==> job 2012: inputs <==
==> flow/design.v <==
module DECODER(
input  wire [3:2] ALU_FUN,
output reg Arith_Enable,
output reg Logic_Enable,
output reg CMP_Enable, 
output reg Shift_Enable
);
always @(*)
   begin
     Arith_Enable   = 1'b0;
	 Logic_Enable = 1'b0;
	 CMP_Enable   = 1'b0;
	 Shift_Enable = 1'b0;
     case(ALU_FUN)
	     2'b00 : Arith_Enable = 1'b1;
	     2'b01 : Logic_Enable = 1'b1;
	     2'b10 : CMP_Enable   = 1'b1;
	     2'b11 : Shift_Enable = 1'b1;
	  endcase
   end 
 endmodule
module ARITHMETIC_UNIT #(parameter width = 16 , Arith_width = width + width )(
input wire signed [width-1:0] A,
input wire signed [width-1:0] B, 
input wire [1:0] ALU_FUN,
input wire Arith_Enable,
input wire CLK,
input wire RST,
output reg signed [Arith_width-1:0] Arith_OUT,
output reg        Carry_OUT,
output reg        Arith_Flag
);
reg [Arith_width-1:0] Arith_OUT0;
reg                   Carry_OUT0;
reg                   Arith_Flag0;
always @(posedge CLK, negedge RST)
  begin 
    if(!RST)
	 begin
	    Arith_OUT <= 'b0;
		Carry_OUT <= 16'b0;
		Arith_Flag<= 1'b0;
	 end
	else
	 begin
	    Arith_OUT <= Arith_OUT0;
		if(Arith_Enable)
		  Carry_OUT <= Carry_OUT0;
		Arith_Flag<= Arith_Flag0;
	 end
  end
always @(*)
  begin
     if(Arith_Enable)
	 begin
	     Arith_Flag0 = 1'b1;
	     case(ALU_FUN)
		     2'b00 : {Carry_OUT0,Arith_OUT0} = A+B;
			 2'b01 : {Carry_OUT0,Arith_OUT0} = A-B;
			 2'b10 : {Carry_OUT0,Arith_OUT0} = A*B;
			 2'b11 : {Carry_OUT0,Arith_OUT0} = (B == 0) ? 1'sb0 : A/B;
		  endcase
	 end
	 else
	   begin
	     Arith_OUT0  = 'b0;
		 Carry_OUT0  = 1'b0;
		 Arith_Flag0 = 1'b0;
	   end
  end
endmodule
module LOGIC_UNIT #(parameter width = 16 , Logic_width = width)(
input wire  [width-1:0] A,
input wire  [width-1:0] B, 
input wire [1:0] ALU_FUN,
input wire Logic_Enable,
input wire CLK,
input wire RST,
output reg [Logic_width-1:0] Logic_OUT,
output reg         Logic_Flag
);
reg [Logic_width-1:0] Logic_OUT0; 
reg                   Logic_Flag0 ;
always @(posedge CLK, negedge RST)
  begin
    if(!RST)
	 begin
	    Logic_OUT <= 'b0;
		Logic_Flag<= 1'b0;
	 end
	else
	 begin
	  Logic_OUT <= Logic_OUT0;
		Logic_Flag<= Logic_Flag0;
	 end
  end
always @(*)
  begin
     if(Logic_Enable)
	 begin
	     Logic_Flag0 = 1'b1;
	     case(ALU_FUN)
		   2'b00 : Logic_OUT0 = A&B;
			 2'b01 : Logic_OUT0 = A|B;
			 2'b10 : Logic_OUT0 = ~(A&B);
			 2'b11 : Logic_OUT0 = ~(A|B);
		  endcase
	 end
	 else
	   begin
	     Logic_OUT0  = 'b0;
		 Logic_Flag0 = 1'b0;
	   end
  end
endmodule
module CMP_UNIT #(parameter width = 16 , CMP_width   = width )(
input wire  [width-1:0] A,
input wire  [width-1:0] B, 
input wire [1:0] ALU_FUN,
input wire CMP_Enable,
input wire CLK,
input wire RST,
output reg [CMP_width-1:0] CMP_OUT,
output reg         CMP_Flag
);
reg [CMP_width-1:0] CMP_OUT0;
reg                 CMP_Flag0 ;
reg [CMP_width-1:0] EQ ;
reg [CMP_width-1:0] GR ; 
reg [CMP_width-1:0] LW;
always @(posedge CLK , negedge RST)
  begin
    if(!RST)
	 begin
	    CMP_OUT <= 'b0;
		CMP_Flag<= 1'b0;
	 end
	else
	 begin
	    CMP_OUT <= CMP_OUT0;
		CMP_Flag<= CMP_Flag0;
	 end
  end
always @(*)
  begin
     if(A==B)
       EQ ='b1;
     else 
       EQ ='b0;
     if(A>B)
       GR ='b10;
     else 
       GR ='b0;
     if(A<B)
       LW ='b11;
     else 
       LW ='b0;
     if(CMP_Enable)
	   begin
	     CMP_Flag0 = 1'b1;
	     case(ALU_FUN)
		     2'b00 : CMP_OUT0 = 'b0;
			 2'b01 : CMP_OUT0 = EQ;
			 2'b10 : CMP_OUT0 = GR;
			 2'b11 : CMP_OUT0 = LW;
		  endcase
	   end
	 else
	   begin
	     CMP_OUT0  = 'b0;
		 CMP_Flag0 = 1'b0;
	   end
  end
endmodule
module SHIFT_UNIT #(parameter width = 16 , Shift_width = width)(
input wire  [width-1:0] A,
input wire  [width-1:0] B, 
input wire [1:0] ALU_FUN,
input wire Shift_Enable,
input wire CLK,
input wire RST,
output reg [Shift_width-1:0] Shift_OUT,
output reg         Shift_Flag
);
reg [Shift_width-1:0] Shift_OUT0;
reg                   Shift_Flag0 ;
always @(posedge CLK, negedge RST)
  begin
    if(!RST)
	 begin
	    Shift_OUT <= 'b0;
		Shift_Flag<= 1'b0;
	 end
	else
	 begin
	    Shift_OUT <= Shift_OUT0;
		Shift_Flag<= Shift_Flag0;
	 end
  end
always @(*)
  begin
     if(Shift_Enable)
	 begin
	     Shift_Flag0 = 1'b1;
	     case(ALU_FUN)
		     2'b00 : Shift_OUT0 = A>>1'b1;
			 2'b01 : Shift_OUT0 = A<<1'b1;
			 2'b10 : Shift_OUT0 = B>>1'b1;
			 2'b11 : Shift_OUT0 = B<<1'b1;
		  endcase
	 end
	 else
	   begin
	     Shift_OUT0  = 'b0;
		 Shift_Flag0 = 1'b0;
	   end
  end
endmodule
module ALU_Top #(parameter width = 16 ,
                   Arith_width = width + width ,
                   Logic_width = width,	
                   CMP_width   = width,
                   Shift_width = width)(
input wire [width-1:0] A,
input wire [width-1:0] B,
input wire CLK,
input wire RST,
input wire [3:0] ALU_FUN,
output wire [Arith_width-1:0]  Arith_OUT,
output wire                    Carry_OUT,
output wire                    Arith_Flag,
output wire [Logic_width-1:0]  Logic_OUT,  
output wire                    Logic_Flag,
output wire [CMP_width-1:0]    CMP_OUT,    
output wire                    CMP_Flag,
output wire [Shift_width-1:0]  Shift_OUT,
output wire                    Shift_Flag
);
wire Arith_Enable ,Logic_Enable , CMP_Enable , Shift_Enable;
DECODER u_decoder(
.ALU_FUN(ALU_FUN[3:2]),
.Arith_Enable(Arith_Enable),
.Logic_Enable(Logic_Enable),
.CMP_Enable(CMP_Enable),
.Shift_Enable(Shift_Enable)
);
ARITHMETIC_UNIT #(.width(width),.Arith_width(Arith_width)) u_arithmatic(
.A(A),
.B(B),
.ALU_FUN(ALU_FUN[1:0]),
.CLK(CLK),
.RST(RST),
.Arith_Enable(Arith_Enable),
.Arith_OUT(Arith_OUT),
.Carry_OUT(Carry_OUT),
.Arith_Flag(Arith_Flag)
);
LOGIC_UNIT #(.width(width),.Logic_width(Logic_width)) u_logic(
.A(A),
.B(B),
.ALU_FUN(ALU_FUN[1:0]),
.CLK(CLK),
.RST(RST),
.Logic_Enable(Logic_Enable),
.Logic_OUT(Logic_OUT),
.Logic_Flag(Logic_Flag)
);
CMP_UNIT #(.width(width),.CMP_width(CMP_width)) u_cmp(
.A(A),
.B(B),
.ALU_FUN(ALU_FUN[1:0]),
.CLK(CLK),
.RST(RST),
.CMP_Enable(CMP_Enable),
.CMP_OUT(CMP_OUT),
.CMP_Flag(CMP_Flag)
);
SHIFT_UNIT #(.width(width),.Shift_width(Shift_width)) u_shift(
.A(A),
.B(B),
.ALU_FUN(ALU_FUN[1:0]),
.CLK(CLK),
.RST(RST),
.Shift_Enable(Shift_Enable),
.Shift_OUT(Shift_OUT),
.Shift_Flag(Shift_Flag)
);
endmodule
==> flow/run.sh <==
#!/bin/bash
# the make line also repeats each setting of config.mk as NAME=value (left out here)
make -C /OpenROAD-flow-scripts/flow DESIGN_CONFIG=/design/flow/config.mk WORK_HOME=/design/flow/orfs CLKGATE_MAP_FILE= finish
==> flow/config.mk <==
export PLATFORM = sky130hd
export DESIGN_NAME = ALU_Top
export DESIGN_NICKNAME = ALU_Top
export VERILOG_FILES = /design/flow/design.v
export SDC_FILE = /design/flow/constraint.sdc
export NUM_CORES = 4
export LEC_CHECK = 0
export CAP_MARGIN = 20
export CORE_ASPECT_RATIO = 0.5
export CORE_MARGIN = 2
export CORE_UTILIZATION = 40
export CTS_CLUSTER_DIAMETER = 68
export CTS_CLUSTER_SIZE = 23
export PLACE_DENSITY = 0.81
export SETUP_SLACK_MARGIN = -1.5
export SLEW_MARGIN = 5
export TNS_END_PERCENT = 10
==> flow/constraint.sdc <==
create_clock -name core_clock -period 95.0 [get_ports {CLK}]
set_input_delay 19.0000 -clock core_clock [delete_from_list [all_inputs] [get_ports {CLK}]]
set_output_delay 19.0000 -clock core_clock [all_outputs]
set_load 0.01 [all_outputs]
==> job 519 (differences from job 2012) <==
CAP_MARGIN = 0   (was 20)
CELL_PAD_IN_SITES_DETAIL_PLACEMENT = 0   (was default)
CORE_ASPECT_RATIO = 0.81   (was 0.5)
CORE_UTILIZATION = 23   (was 40)
CTS_CLUSTER_DIAMETER = default   (was 68)
CTS_CLUSTER_SIZE = 100   (was 23)
GPL_TIMING_DRIVEN = 1   (was default)
PLACE_DENSITY = 0.67   (was 0.81)
SETUP_SLACK_MARGIN = default   (was -1.5)
TNS_END_PERCENT = 50   (was 10)
==> flow/constraint.sdc (replaced) <==
create_clock -name core_clock -period 154.0 [get_ports {CLK}]
set_input_delay 30.8000 -clock core_clock [delete_from_list [all_inputs] [get_ports {CLK}]]
set_output_delay 30.8000 -clock core_clock [all_outputs]
set_load 0.01 [all_outputs]
==> job 180 (differences from job 2012) <==
CELL_PAD_IN_SITES_DETAIL_PLACEMENT = 1   (was default)
CELL_PAD_IN_SITES_GLOBAL_PLACEMENT = 2   (was default)
CORE_ASPECT_RATIO = default   (was 0.5)
CORE_MARGIN = 10   (was 2)
CTS_CLUSTER_DIAMETER = default   (was 68)
CTS_CLUSTER_SIZE = 30   (was 23)
GPL_TIMING_DRIVEN = 0   (was default)
PLACE_DENSITY = default   (was 0.81)
SETUP_SLACK_MARGIN = default   (was -1.5)
SLEW_MARGIN = 20   (was 5)
TNS_END_PERCENT = default   (was 10)
==> comparison <==
In clock skew, job 180 and job 519 do not differ.
Sequential cell count is the same in job 519 and job 180.
The lowest non-clock buffer count belongs to job 519, the highest to job 180.
The lowest critical path depth belongs to job 519, the highest to job 180.
Synthesized area is the same in job 519 and job 180.
Final area: job 2012 is smaller than job 180 (about 4.7%).
First-iteration DRC count, highest first: job 519, job 2012, job 180.
Between job 180 and job 2012, the lower die area is in job 2012 (gap about 9%, measured against job 2012).
In synthesized cell count, job 519 and job 180 do not differ.
